== yarrow ==
==> flow/design.v (excerpt) <==
module mat_mul #
	(
        parameter integer DIM_LOG = 2,     
        parameter integer DIM = 2**DIM_LOG,
        parameter integer SIZE = DIM*DIM,
        parameter integer SIZE_LOG = 2*DIM_LOG,
        parameter integer DATA_WIDTH = 32
    )
    (
		input wire  s00_axi_aclk,
		input wire  s00_axi_aresetn,
		output wire  s00_axis_tready,
		input wire [DATA_WIDTH-1 : 0] s00_axis_tdata,
		input wire  s00_axis_tlast,
        input wire  s00_axis_tvalid,
		output wire  m00_axis_tvalid,
        output wire [DATA_WIDTH-1 : 0] m00_axis_tdata,
        output wire [(DATA_WIDTH/8)-1 : 0] m00_axis_tstrb,
        output wire  m00_axis_tlast,
        input wire  m00_axis_tready,
        input wire sel,
        input wire start
    );
Size in the first run: ~78 I/O pins, about 80000 sq um of cells after synthesis.
==> flow/config.mk <==
export PLATFORM = sky130hd
export DESIGN_NAME = mat_mul
export DESIGN_NICKNAME = mat_mul
export VERILOG_FILES = /design/flow/design.v
export SDC_FILE = /design/flow/constraint.sdc
export NUM_CORES = 4
export LEC_CHECK = 0
export ABC_AREA = 0
export CAP_MARGIN = 20
export CORE_MARGIN = 2
export CORE_UTILIZATION = 66
export GPL_ROUTABILITY_DRIVEN = 1
export HOLD_SLACK_MARGIN = 0.05
export PLACE_DENSITY_LB_ADDON = 0.03
export SETUP_SLACK_MARGIN = 0.07
export SLEW_MARGIN = 20
==> flow/constraint.sdc <==
create_clock -name core_clock -period 6.58 [get_ports {s00_axi_aclk}]
set_input_delay 1.3160 -clock core_clock [delete_from_list [all_inputs] [get_ports {s00_axi_aclk}]]
set_output_delay 1.3160 -clock core_clock [all_outputs]
set_load 0.01 [all_outputs]
run.sh (not shown) runs the stock make flow with config.mk's settings and CLKGATE_MAP_FILE=.
yarrow finished all stages; however, its layout fails the closing checks, the failures being setup timing.
[inputs] ember vs yarrow
==> flow/config.mk <==
export PLATFORM = sky130hd
export DESIGN_NAME = mat_mul
export DESIGN_NICKNAME = mat_mul
export VERILOG_FILES = /design/flow/design.v
export SDC_FILE = /design/flow/constraint.sdc
export NUM_CORES = 4
export LEC_CHECK = 0
export ABC_AREA = 1
export CAP_MARGIN = 20
export CORE_MARGIN = 2
export CORE_UTILIZATION = 70
export CTS_CLUSTER_SIZE = 90
export SLEW_MARGIN = 20
==> flow/constraint.sdc <==
create_clock -name core_clock -period 4.8 [get_ports {s00_axi_aclk}]
set_input_delay 0.9600 -clock core_clock [delete_from_list [all_inputs] [get_ports {s00_axi_aclk}]]
set_output_delay 0.9600 -clock core_clock [all_outputs]
set_load 0.01 [all_outputs]
Findings:
Finished, but not clean: ember, with setup timing. mac[29] as the capturing instance or port of the critical path was reported by ember, and mem_R[11][29] by yarrow. The worst hold slack in ember was higher than what yarrow gave. The cell area in ember sits 4.7% above the value recorded for yarrow. Going from yarrow to ember, combinational gate count climbed 1601. Re total wirelength of the detailed-routed design: yarrow was lower than ember. In the flow results for yarrow and ember, the register share after synthesis is smaller on ember. Critical path depth (ember vs. yarrow) increases by a little under 10%. The number of instances in the synthesized netlist in ember sits 2455 above the value recorded for yarrow. Compared with yarrow, ember shows final-layout clock buffer total higher by 16. ember vs yarrow: non-clock buffer count up.
Inputs modified between ember and tundra:
--- a/flow/config.mk
+++ b/flow/config.mk
@@ -6,8 +6,7 @@
 export NUM_CORES = 4
 export LEC_CHECK = 0
-export ABC_AREA = 1
 export CAP_MARGIN = 20
 export CORE_MARGIN = 2
-export CORE_UTILIZATION = 70
-export CTS_CLUSTER_SIZE = 90
+export CORE_UTILIZATION = 65
+export PLACE_DENSITY = 0.6
 export SLEW_MARGIN = 20
==> flow/constraint.sdc <==
create_clock -name core_clock -period 7.48 [get_ports {s00_axi_aclk}]
set_input_delay 1.4960 -clock core_clock [delete_from_list [all_inputs] [get_ports {s00_axi_aclk}]]
set_output_delay 1.4960 -clock core_clock [all_outputs]
set_load 0.01 [all_outputs]
Notes after the runs:
- tundra finished every stage and its layout cleared the timing, design-rule and antenna checks.
- To summarise ember: no stage aborted, but the layout did not pass its checks, failing on setup timing.
- Between tundra and ember, it is tundra whose non-clock buffer total of the final layout is lower, by about 50%.
- Re end-of-flow core utilization: tundra is 7.5 points down on ember.
- ember ended up with fa_1 as its library cell contributing the largest single delay on the critical path; tundra ended up with edfxtp_1.
- Sort ember and tundra by synthesized-area fraction occupied by and/or/nand/nor cells, descending, and ember comes first.
- Total track usage: lower on tundra
Changes in garnet relative to tundra:
--- a/flow/config.mk
+++ b/flow/config.mk
@@ -8,5 +8,5 @@
 export CAP_MARGIN = 20
 export CORE_MARGIN = 2
-export CORE_UTILIZATION = 65
+export CORE_UTILIZATION = 40
 export PLACE_DENSITY = 0.6
 export SLEW_MARGIN = 20
==> flow/constraint.sdc <==
create_clock -name core_clock -period 10.0 [get_ports {s00_axi_aclk}]
set_input_delay 2.0000 -clock core_clock [delete_from_list [all_inputs] [get_ports {s00_axi_aclk}]]
set_output_delay 2.0000 -clock core_clock [all_outputs]
set_load 0.01 [all_outputs]
### Flow results
- Between garnet and tundra, the total of max-cap violations does not differ in any meaningful way.
- Number of global-route vias before repair was lower in the run labelled garnet.
- garnet ended up with a lower cell depth of the worst flop-to-flop path than tundra did.
- Clock-buffer cell count, garnet vs tundra: up slightly
- garnet vs tundra, instance count: garnet higher
- Number of non-clock inverters in the layout came out exactly the same in garnet and tundra.
- Utilization on garnet is down relative to tundra.
- garnet: count of fill cells added during filler insertion about 130% above tundra
- Comparing garnet and tundra, global-route usage is lower on garnet.
- tundra ended up with mat_B[2] as its source of the critical timing path; garnet ended up with mat_B[7].
